build 56:
==> flow/design.v <==
module ALU (A, B, ALU_Sel, ALU_Out, Carryout, Overflow);
parameter ADD  = 0;
parameter SUB  = 1;
parameter MUL_HIGH = 2;
parameter MUL_LOW = 3;
input [31:0] A;
input [31:0] B;
input [3:0] ALU_Sel;
output [31:0] ALU_Out;
output Carryout;
output Overflow;
reg[31:0] ALU_32Result;
reg[63:0] ALU_64Result;
always @(*)
begin
    ALU_32Result = 32'h00000000;
    ALU_64Result = 64'h0000000000000000;
    case(ALU_Sel)
        ADD:        ALU_32Result = A + B;
        SUB:        ALU_32Result = A - B;
        MUL_HIGH:	ALU_64Result = A * B;
        MUL_LOW:	ALU_64Result = A * B;
        default:
        begin
            ALU_32Result = 32'h00000000;
            ALU_64Result = 64'h0000000000000000;
        end
    endcase
end
assign ALU_Out = (ALU_Sel == MUL_LOW)? ALU_64Result[31:0]: (ALU_Sel == MUL_HIGH)? ALU_64Result[63:32]:ALU_32Result[31:0];
assign Carryout = 1'b0;
assign Overflow = 1'b0;
endmodule
module alu_top (
    input             clk,
    input      [31:0] A,
    input      [31:0] B,
    input      [3:0]  ALU_Sel,
    output reg [31:0] ALU_Out,
    output reg        Carryout,
    output reg        Overflow
);
reg [31:0] a_q, b_q;
reg [3:0]  sel_q;
wire [31:0] out_d;
wire        carry_d, ovf_d;
ALU u_alu (
    .A(a_q), .B(b_q), .ALU_Sel(sel_q),
    .ALU_Out(out_d), .Carryout(carry_d), .Overflow(ovf_d)
);
always @(posedge clk) begin
    a_q      <= A;
    b_q      <= B;
    sel_q    <= ALU_Sel;
    ALU_Out  <= out_d;
    Carryout <= carry_d;
    Overflow <= ovf_d;
end
endmodule
export LEC_CHECK = 0
export CAP_MARGIN = 15
export CORE_ASPECT_RATIO = 1.03
export CORE_MARGIN = 2
export CORE_UTILIZATION = 72
export CTS_CLUSTER_SIZE = 51
export GPL_ROUTABILITY_DRIVEN = 1
export HOLD_SLACK_MARGIN = -0.04
export MIN_ROUTING_LAYER = met1
export PLACE_DENSITY = 0.64
export SETUP_SLACK_MARGIN = 1.75
export SLEW_MARGIN = 20
export TNS_END_PERCENT = 75
create_clock -name core_clock -period 6.67 [get_ports {clk}]
run.sh (not shown) runs the stock make flow with config.mk's settings and CLKGATE_MAP_FILE=.
From the logs: build 56 reached the end of the flow and failed the layout checks with negative setup slack.
Relative to build 56, the following input files were edited for build 91:
==> flow/config.mk <==
export PLATFORM = sky130hd
export DESIGN_NAME = alu_top
export DESIGN_NICKNAME = alu_top
export VERILOG_FILES = /design/flow/design.v
export SDC_FILE = /design/flow/constraint.sdc
export NUM_CORES = 4
export LEC_CHECK = 0
export CAP_MARGIN = 20
export CORE_MARGIN = 2
export CORE_UTILIZATION = 72
export CTS_CLUSTER_SIZE = 50
export PLACE_DENSITY = 0.64
export SETUP_SLACK_MARGIN = 1.99
export SLEW_MARGIN = 20
==> flow/constraint.sdc <==
create_clock -name core_clock -period 6.73 [get_ports {clk}]
set_input_delay 1.3460 -clock core_clock [delete_from_list [all_inputs] [get_ports {clk}]]
set_output_delay 1.3460 -clock core_clock [all_outputs]
set_load 0.01 [all_outputs]
Build 91 ran in full, but the layout does not pass; the checks complain about negative setup slack. Build 91 vs build 56, instance count: build 91 lower. Build 91 against build 56: post-synthesis cell type count comparable; post-layout worst setup margin now larger; multi-input combinational area share comparable; count of fill cells added during filler insertion now larger; boundary pin count comparable.
Changes in build 98 relative to build 91:
diff --git a/flow/config.mk b/flow/config.mk
--- a/flow/config.mk
+++ b/flow/config.mk
@@ -9,6 +9,4 @@
 export CORE_MARGIN = 2
 export CORE_UTILIZATION = 72
-export CTS_CLUSTER_SIZE = 50
 export PLACE_DENSITY = 0.64
-export SETUP_SLACK_MARGIN = 1.99
 export SLEW_MARGIN = 20
### Flow results
To summarise build 98: no stage aborted, but the layout did not pass its checks, failing on negative setup slack.
Placement-stage worst setup slack: higher on build 91
Between build 91 and build 98, the sequential share of layout area does not differ in any meaningful way.
Build 98 and build 91 ended up with roughly the same setup slack of the most critical reg-to-reg path.
Worst hold slack in build 98 is 0.043 ns higher than in build 91
The maximum clock rate of build 98 and that of build 91 are within noise of each other.
[compare] base=build 91 new=build 98: total routing usage reported by global routing went up, post-route minimum period rose 0.0073 ns.
Between build 91 and build 98, the flow reports first-iteration DRC count increasing by a little under 10%.
The lower count of buffering cells on the critical path with inverters included came out of build 98.
Relative to build 91, final instance area has decreased by about 0.7% in build 98.
diff inputs: build 98 => build 77
diff --git a/flow/config.mk b/flow/config.mk
--- a/flow/config.mk
+++ b/flow/config.mk
@@ -6,7 +6,10 @@
 export NUM_CORES = 4
 export LEC_CHECK = 0
-export CAP_MARGIN = 20
+export CAP_MARGIN = 10
 export CORE_MARGIN = 2
 export CORE_UTILIZATION = 72
+export CTS_CLUSTER_SIZE = 50
+export HOLD_SLACK_MARGIN = -0.08
 export PLACE_DENSITY = 0.64
+export SETUP_SLACK_MARGIN = 1.99
 export SLEW_MARGIN = 20
Results
Build 77: all stages done; final checks FAILED (negative setup slack). Fraction of the cycle the final worst path needs of build 98 is on par with build 77. Summary of build 77 over build 98: total routing usage reported by global routing decreased by 0.46 points relative to the old numbers; worst setup slack increased by 0.0073 ns relative to the old numbers; buffer-and-inverter tally for the worst setup path increased by 3 relative to the old numbers. As far as maximum frequency is concerned, build 77 and build 98 perform about the same. Smallest hold slack is higher on build 98. More vias were needed by build 77 than by build 98. Number of register bits inferred by synthesis: build 77 vs build 98 identical. Any difference in met1 usage in global routing between build 98 and build 77 is small enough to ignore.

RTL: the design.v shown in full above, as it stands there.
Settings: LEC_CHECK=0, CAP_MARGIN=20, CORE_MARGIN=2, CORE_UTILIZATION=72, CTS_CLUSTER_SIZE=53, HOLD_SLACK_MARGIN=-0.1, PLACE_DENSITY=0.64, SLEW_MARGIN=20; clock period 6.23 ns.
The starting point completed, yet does not pass: negative setup slack.
==> next run, changes <==
--- a/flow/config.mk
+++ b/flow/config.mk
@@ -7,8 +7,8 @@
 export LEC_CHECK = 0
-export CAP_MARGIN = 20
+export CAP_MARGIN = 5
 export CORE_MARGIN = 2
 export CORE_UTILIZATION = 72
-export CTS_CLUSTER_SIZE = 53
-export HOLD_SLACK_MARGIN = -0.1
-export PLACE_DENSITY = 0.64
+export HOLD_SLACK_MARGIN = 0.24
+export PLACE_DENSITY = 0.65
+export SETUP_SLACK_MARGIN = -0.62
 export SLEW_MARGIN = 20
After rerunning: The changed run finished with negative setup slack left. Maximum frequency decreases by a few percent. Worst hold slack gets worse by 0.17 ns. Global-route usage increases by 0.23 points. Design area increases slightly.
==> next run, changes <==
==> flow/config.mk (replaced) <==
export PLATFORM = sky130hd
export DESIGN_NAME = alu_top
export DESIGN_NICKNAME = alu_top
export VERILOG_FILES = /design/flow/design.v
export SDC_FILE = /design/flow/constraint.sdc
export NUM_CORES = 4
export LEC_CHECK = 0
export CAP_MARGIN = 20
export CORE_MARGIN = 2
export CORE_UTILIZATION = 40
export SLEW_MARGIN = 20
==> flow/constraint.sdc (replaced) <==
create_clock -name core_clock -period 9.0 [get_ports {clk}]
set_input_delay 1.8000 -clock core_clock [delete_from_list [all_inputs] [get_ports {clk}]]
set_output_delay 1.8000 -clock core_clock [all_outputs]
set_load 0.01 [all_outputs]
Outcome:
- This time the run finished clean
- wire length fell by 27%
- core utilization is lower by 45 points
- critical path depth went down by 2
- synthesized area stays the same
- worst hold slack improves by 0.12 ns
==> next run, changes <==
--- a/flow/config.mk
+++ b/flow/config.mk
@@ -7,5 +7,15 @@
 export LEC_CHECK = 0
-export CAP_MARGIN = 20
-export CORE_MARGIN = 2
-export CORE_UTILIZATION = 40
+export ABC_AREA = 1
+export CAP_MARGIN = 25
+export CELL_PAD_IN_SITES_DETAIL_PLACEMENT = 2
+export CORE_ASPECT_RATIO = 1.6
+export CORE_MARGIN = 4
+export CORE_UTILIZATION = 57
+export CTS_CLUSTER_SIZE = 27
+export GPL_ROUTABILITY_DRIVEN = 0
+export GPL_TIMING_DRIVEN = 1
+export MAX_ROUTING_LAYER = met5
+export MIN_ROUTING_LAYER = met2
+export PLACE_DENSITY_LB_ADDON = 0.22
+export SETUP_SLACK_MARGIN = -0.13
 export SLEW_MARGIN = 20
After rerunning: The new run stopped in detailed placement. Synthesized area climbs by a little under a tenth. Die area shrinks by about a fifth. Synthesized cell count increases by a quarter to a third.

Setup of v13:
// alu_top: RTL as listed in full above, without the edits since
clock: 6.72 ns
lec_check: 0
cap_margin: 15
core_aspect_ratio: 1.03
core_margin: 2
core_utilization: 72
gpl_routability_driven: 1
hold_slack_margin: -0.09
min_routing_layer: met1
place_density: 0.64
slew_margin: 20
tns_end_percent: 15
Completing all stages was not enough for v13: its layout failed the final checks because of setup timing.
--- input diff v13..v54 ---
- setting CTS_CLUSTER_SIZE to 49 for the first time
- changing CAP_MARGIN from 15 to 40
- changing HOLD_SLACK_MARGIN from -0.09 to 0.26
- changing the clock period (ns, I/O delays scaled along) from 6.72 to 6.79
--- outcome ---
Vias: v54 above v13
A startpoint of the worst setup timing path of a_q[6] is what v54 shows, while b_q[2] belongs to v13.
Routed metal-1 wirelength, v13 and v54, lower one = v54.
v13 ended up with ALU_Out[31] as its end point of the critical path; v54 ended up with ALU_Out[20].
v13 → v54: signed area change from the synthesized netlist to the final layout +0.57 points; tally of non-filler cells in the final layout picked up an extra 23; total number of sequential cells flat.
To summarise v54: no stage aborted, but the layout did not pass its checks, failing on setup timing.
Looking only at global-route usage, and setting everything else aside, the lower value of v13 and v54 goes to v13.
Input-level comparison between v33 and v54:
- changing PLACE_DENSITY from 0.64 to 0.37
- setting CTS_CLUSTER_DIAMETER to 357 for the first time
- changing CTS_CLUSTER_SIZE from 49 to 50
- setting SETUP_SLACK_MARGIN to 0.96 for the first time
- changing HOLD_SLACK_MARGIN from 0.26 to 0.29
- setting ABC_AREA to 1 for the first time
- changing the clock period (ns, I/O delays scaled along) from 6.79 to 3.36
==> results <==
Flow for v33 halted at global routing, error code GRT-0116.
Summary of v33 over v54: maximum buffer depth of the clock tree held steady; and-or/or-and share of the synthesized area lost 3.7 points; post-synthesis share of cell area spent on and, or, nand and nor gates picked up an extra 3.1 points; cell total after placement rose by 1623.
On total I/O pin count, v33 and v54 are basically level.
Going from v54 to v33, area after synthesis grew by a little under 10%.
Relative to v54, the post-cts gate resize count measured on v33 has decreased by more than a quarter.
Core footprint, v33 and v54, higher one = v33.
Between v33 and v54, it is v33 whose cell row count is higher, by 4.
Number of distinct library cells after synthesis (v33 over v54): decrease, 33
#### Input delta (v3 over v33)
- a deleted TNS_END_PERCENT that had been 15
- a deleted ABC_AREA that had been 1
- a change of CAP_MARGIN from 40 to 20
- a change of PLACE_DENSITY from 0.37 to 0.65
- a deleted CORE_ASPECT_RATIO that had been 1.03
- a deleted CTS_CLUSTER_SIZE that had been 50
- a deleted GPL_ROUTABILITY_DRIVEN that had been 1
- a deleted MIN_ROUTING_LAYER that had been met1
- a deleted HOLD_SLACK_MARGIN that had been 0.29
- a deleted SETUP_SLACK_MARGIN that had been 0.96
- a deleted CTS_CLUSTER_DIAMETER that had been 357
- a change of the clock period (ns, I/O delays scaled along) from 3.36 to 6.23
Findings:
The final report for v3 shows a completed flow and a layout that fails verification, specifically setup timing. In v3 the xor-xnor portion of the synthesized cell area turned out 1.6 points higher than in v33. Placed wire-length estimate ended up 21% lower on v3 than on v33. Reported for v3 and v33, post-synthesis register bit count turned out identical to the last digit. Count of distinct cell types in the synthesized netlist for v3: 33 up relative to v33. Diff v3 and v33: cell count after placement lower in v3. Re share of the core filled by cells before placement: v3 is 0.32 points up on v33.
